## job 9790
==> flow/design.v (excerpt) <==
module dot_product (
	input ap_clk,
	input ap_rst,
	output [16-1:0]  	memory_Addr_A,
	output 						memory_EN_A,
	output 						memory_WEN_A,
	output [32-1:0]	memory_Din_A,
	input  [32-1:0] 	memory_Dout_A,
	output [16-1:0]  	memory_Addr_B,
	output 						memory_EN_B,
	output 						memory_WEN_B,
	output [32-1:0]	memory_Din_B,
	input  [32-1:0] 	memory_Dout_B,
	input 						fifo_in_empty_n,
	input  [(3+2+16)-1:0]	fifo_in_dout,
	output 						fifo_in_read,
	input 						fifo_out_full_n,
	output 						fifo_out_write,
	output [(3+2+16)-1:0]	fifo_out_din
);
	wire 						internal_rst;
	wire 						cjob_load_en;
	wire 						cjob_out_en;
	wire [16-1:0] 		job_offset;
datapath #(32) dp(
	.input_a(memory_Dout_A), 
	.input_b(memory_Dout_B), 
	.clk(ap_clk), 
	.rst(internal_rst), 
	.out(memory_Din_A)
);
controller #(16, 100) ctrl(
	.clk(ap_clk),
	.rst(ap_rst),
	.out_rst(internal_rst),
	.ce_0(memory_EN_A),
	.ce_1(memory_EN_B),
	.we_0(memory_WEN_A),
	.we_1(memory_WEN_B),
	.cjob_offset(job_offset),
	.address_0(memory_Addr_A),
	.address_1(memory_Addr_B),
	.fin_buf_empty(fifo_in_empty_n),
	.fin_rd_en(fifo_in_read),
	.fout_buf_full(fifo_out_full_n),
	.fout_wr_en(fifo_out_write),
	.cjob_load_en(cjob_load_en),
	.cjob_out_en(cjob_out_en)
);
cjob_register cjob_reg(
	.clk(ap_clk),
  ...
For scale: ~2400 cells after synthesis, about 22000 sq um of cells after synthesis.
==> flow/config.mk <==
export PLATFORM = sky130hd
export DESIGN_NAME = dot_product
export DESIGN_NICKNAME = dot_product
export VERILOG_FILES = /design/flow/design.v
export SDC_FILE = /design/flow/constraint.sdc
export NUM_CORES = 4
export LEC_CHECK = 0
export CAP_MARGIN = 20
export CORE_ASPECT_RATIO = 0.52
export CORE_MARGIN = 2
export CORE_UTILIZATION = 72
export CTS_CLUSTER_SIZE = 86
export MAX_ROUTING_LAYER = met4
export PLACE_DENSITY_LB_ADDON = 0.21
export SETUP_SLACK_MARGIN = 1.75
export SLEW_MARGIN = 20
==> flow/constraint.sdc <==
create_clock -name core_clock -period 9.51 [get_ports {ap_clk}]
set_input_delay 1.9020 -clock core_clock [delete_from_list [all_inputs] [get_ports {ap_clk}]]
set_output_delay 1.9020 -clock core_clock [all_outputs]
set_load 0.01 [all_outputs]
run.sh (not shown) runs the stock make flow with config.mk's settings and CLKGATE_MAP_FILE=.
Relative to job 9790, the following input files were edited for job 3299:
Settings: SETUP_SLACK_MARGIN: 1.75 -> 0.46; the clock period (ns, I/O delays scaled along): 9.51 -> 4.4.
Results
- Stage in which a tool error killed job 3299: 5_1_grt.
- From job 9790 to job 3299, vertical die size did not move at all.
- Comparing job 3299 against job 9790, there is no change at all in synthesized cell count.
- Fraction of registers with async set/reset: job 3299 vs job 9790, no meaningful difference
- Fraction of synthesized area in multiplexers: job 3299 vs job 9790 identical
- As far as cts-stage hold buffer count goes, job 3299 and job 9790 are indistinguishable; the numbers are identical.
- Compare job 3299 and job 9790 | standard cell area after detailed placement higher: job 3299
Input-level comparison between job 7123 and job 3299:
Settings: PLACE_DENSITY_LB_ADDON no longer set, was 0.21; SETUP_SLACK_MARGIN no longer set, was 0.46; CORE_UTILIZATION now 61, was 72; CORE_ASPECT_RATIO no longer set, was 0.52; MAX_ROUTING_LAYER no longer set, was met4; CTS_CLUSTER_SIZE no longer set, was 86; the clock period (ns, I/O delays scaled along) now 7.92, was 4.4.
## What came out
- Compared with job 3299, job 7123 shows number of gates given a new drive strength after cts that has gone down by more than half.
- Compared with job 3299, in job 7123 post-placement worst setup slack +2810 ps, buffer depth of the longest clock path ~0 delta.
- Port buffer count: job 7123 vs job 3299 identical
- Vertical die dimension in job 7123 is 49% above job 3299.
- As of job 7123, area of placed instances had fallen by a few percent compared to job 3299.
- In the floorplan summary, job 7123 is listed with a die area greater than that of job 3299.
- Job 3299 and job 7123: one clean run, job 7123; the rest did not finish clean.
- Job 3299: aborted in 5_1_grt (tool error)

job 7835:
dot_product again, from the RTL that the note above started with.
Settings: LEC_CHECK=0, CAP_MARGIN=20, CORE_MARGIN=2, CORE_UTILIZATION=72, CTS_CLUSTER_DIAMETER=199, CTS_CLUSTER_SIZE=24, PLACE_DENSITY_LB_ADDON=0.26, SETUP_SLACK_MARGIN=0.63, SLEW_MARGIN=40; clock period 5.0 ns.
Completing all stages was not enough for job 7835: its layout failed the final checks because of negative setup slack.
--- input diff job 7835..job 188 ---
- SLEW_MARGIN: 40 -> 20
- PLACE_DENSITY_LB_ADDON: 0.26 -> unset
- CTS_CLUSTER_SIZE: 24 -> unset
- SETUP_SLACK_MARGIN: 0.63 -> unset
- CORE_UTILIZATION: 72 -> 40
- CTS_CLUSTER_DIAMETER: 199 -> unset
- the clock period (ns, I/O delays scaled along): 5.0 -> 7.92
### Flow results
- Job 188 went all the way through synthesis, placement and routing and the layout is clean on timing, DRC and antenna.
- Taking job 7835 as the reference point, the slew at the pin closest to its max-slew limit of job 188 falls by 0.18 ns.
- Worst setup slack in job 188 is 3.36 ns above job 7835.
- Any difference in clock-pin slew of the registers on the worst-case setup and hold paths between job 7835 and job 188 is small enough to ignore.

== try-onyx ==
dot_product again, from the RTL that the note above started with.
make LEC_CHECK=0 ABC_AREA=1 CAP_MARGIN=20 CELL_PAD_IN_SITES_DETAIL_PLACEMENT=2 CELL_PAD_IN_SITES_GLOBAL_PLACEMENT=2 CORE_ASPECT_RATIO=1.19 CORE_MARGIN=9 CORE_UTILIZATION=52 CTS_CLUSTER_DIAMETER=125 GPL_ROUTABILITY_DRIVEN=0 HOLD_SLACK_MARGIN=0.04 MAX_ROUTING_LAYER=met4 PLACE_DENSITY_LB_ADDON=0.28 SETUP_SLACK_MARGIN=0.63 SLEW_MARGIN=5 TNS_END_PERCENT=15 finish   # period 4.72 ns
The log for try-onyx ends in 3_3_place_gp with error FLW-0024, so the run never completed.
Here is what was changed in the inputs of try-tundra compared with try-onyx.
Settings: a deleted CELL_PAD_IN_SITES_GLOBAL_PLACEMENT that had been 2; a deleted TNS_END_PERCENT that had been 15; a deleted SETUP_SLACK_MARGIN that had been 0.63; a change of CORE_ASPECT_RATIO from 1.19 to 0.5; a deleted PLACE_DENSITY_LB_ADDON that had been 0.28; an added PLACE_DENSITY of 0.69; a change of CORE_MARGIN from 9 to 2; a deleted GPL_ROUTABILITY_DRIVEN that had been 0; a deleted CELL_PAD_IN_SITES_DETAIL_PLACEMENT that had been 2; a change of CORE_UTILIZATION from 52 to 62; a deleted MAX_ROUTING_LAYER that had been met4; a change of SLEW_MARGIN from 5 to 20; a deleted ABC_AREA that had been 1; a deleted HOLD_SLACK_MARGIN that had been 0.04; a deleted CTS_CLUSTER_DIAMETER that had been 125; a change of the clock period (ns, I/O delays scaled along) from 4.72 to 9.51.
==> results <==
- Summary of try-onyx and try-tundra: one run falls short of a clean finish, namely try-onyx.
- From try-onyx to try-tundra the numbers moved as follows: gate count after technology mapping shows a reduction of 664, number of cell rows fell by 43%, core area now smaller, synthesized area down about 5.5%.
- Summary — fraction of the core area occupied by cells at floorplan, try-tundra relative to try-onyx: higher, by 11 points.
- | overall die area | try-tundra vs try-onyx | about 30% lower |
- The mean post-synth cell area of try-tundra is higher than that of try-onyx.
- Delta (try-tundra minus try-onyx): and-or/or-and share of the synthesized area increased 0.27 points.
The following lists how try-umber was set up differently from try-tundra:
Settings: a deleted CORE_ASPECT_RATIO that had been 0.5; a change of CORE_UTILIZATION from 62 to 40; a deleted PLACE_DENSITY that had been 0.69; a change of the clock period (ns, I/O delays scaled along) from 9.51 to 8.0.
Findings:
As of try-umber, wire length had risen by more than 10% compared to try-tundra.
The die used by try-umber is larger than the one used by try-tundra.
When try-umber is set beside try-tundra, its worst-path maximum fanout turns out to be 5 smaller.
Compared try-umber vs try-tundra, and final core utilization is down in try-umber.
try-umber against try-tundra: number of DRC markers in iteration 0 moved up, tap cell count climbed 273.
--- input diff try-umber..try-cedar ---
Settings: CORE_UTILIZATION changed from 40 to 69; PLACE_DENSITY_LB_ADDON newly set to 0.26; HOLD_SLACK_MARGIN newly set to 0.29; CTS_CLUSTER_SIZE newly set to 39.
--- outcome ---
The final report for try-cedar shows a completed flow and a layout that fails verification, specifically setup timing.
Final design instance area without fill: try-cedar better than try-umber
Summary of try-cedar over try-umber: final design utilization saw an increase, growth of design area from synthesis to finish fell 3.1 points, met3 demand-to-capacity share in global routing saw an increase, number of iterations in the first detailed-routing pass up 3.
try-cedar vs. try-umber: filler-free cell count of the finished design now smaller; non-clock buffer contribution to total cell area now smaller; instance count along the most critical hold path now larger.

## wip/umber
dot_product again, from the RTL that the note above started with.
clock: 4.86 ns
lec_check: 0
cap_margin: 20
core_aspect_ratio: 0.52
core_margin: 2
core_utilization: 72
place_density_lb_addon: 0.01
setup_slack_margin: 1.4
slew_margin: 20
Flow for wip/umber halted at global routing, error code GRT-0232.
Edits applied to the flow inputs when going from wip/umber to wip/fjord:
diff --git a/flow/config.mk b/flow/config.mk
--- a/flow/config.mk
+++ b/flow/config.mk
@@ -7,8 +7,6 @@
 export LEC_CHECK = 0
 export CAP_MARGIN = 20
-export CORE_ASPECT_RATIO = 0.52
 export CORE_MARGIN = 2
-export CORE_UTILIZATION = 72
-export PLACE_DENSITY_LB_ADDON = 0.01
-export SETUP_SLACK_MARGIN = 1.4
+export CORE_UTILIZATION = 60
+export CTS_CLUSTER_DIAMETER = 388
 export SLEW_MARGIN = 20
==> flow/constraint.sdc <==
create_clock -name core_clock -period 6.0 [get_ports {ap_clk}]
set_input_delay 1.2000 -clock core_clock [delete_from_list [all_inputs] [get_ports {ap_clk}]]
set_output_delay 1.2000 -clock core_clock [all_outputs]
set_load 0.01 [all_outputs]
Results
The final report for wip/fjord shows a completed flow and a layout that fails verification, specifically negative setup slack.
wip/umber → wip/fjord: placed standard-cell area essentially unchanged; HPWL reported at the end of detailed placement decreased 7700 um; chip width decreased about 20%.
wip/umber → wip/fjord: area figure in the yosys stat output stayed essentially flat; count of instances resized after the clock tree is built fell by 11%; number of instances in the synthesized netlist stayed essentially flat; adder-cell share of the synthesized area stayed essentially flat.
Compared with wip/umber, wip/fjord shows a lower final RePlAce weighted congestion.
Diff wip/umber..wip/fjord | total of flip-flops plus latches after synthesis | unchanged
wip/fjord: vertical die size higher than wip/umber
> inputs changed (wip/fjord -> wip/juniper)
diff --git a/flow/config.mk b/flow/config.mk
--- a/flow/config.mk
+++ b/flow/config.mk
@@ -7,6 +7,7 @@
 export LEC_CHECK = 0
 export CAP_MARGIN = 20
+export CORE_ASPECT_RATIO = 0.52
 export CORE_MARGIN = 2
-export CORE_UTILIZATION = 60
-export CTS_CLUSTER_DIAMETER = 388
+export CORE_UTILIZATION = 57
+export PLACE_DENSITY_LB_ADDON = 0.21
 export SLEW_MARGIN = 20
==> flow/constraint.sdc <==
create_clock -name core_clock -period 9.51 [get_ports {ap_clk}]
set_input_delay 1.9020 -clock core_clock [delete_from_list [all_inputs] [get_ports {ap_clk}]]
set_output_delay 1.9020 -clock core_clock [all_outputs]
set_load 0.01 [all_outputs]
[summary]
Every run in wip/fjord and wip/juniper closed cleanly, with the single exception of wip/fjord.
Taking wip/fjord as the reference point, the clock distribution area overhead in the final layout of wip/juniper rises by 0.28 points.
Re final critical-path share of the clock period: wip/juniper is 28 points down on wip/fjord.
[wip/juniper] final tally of setup violations fell 22 relative to wip/fjord
Cell count, wip/fjord and wip/juniper: smaller value in wip/juniper
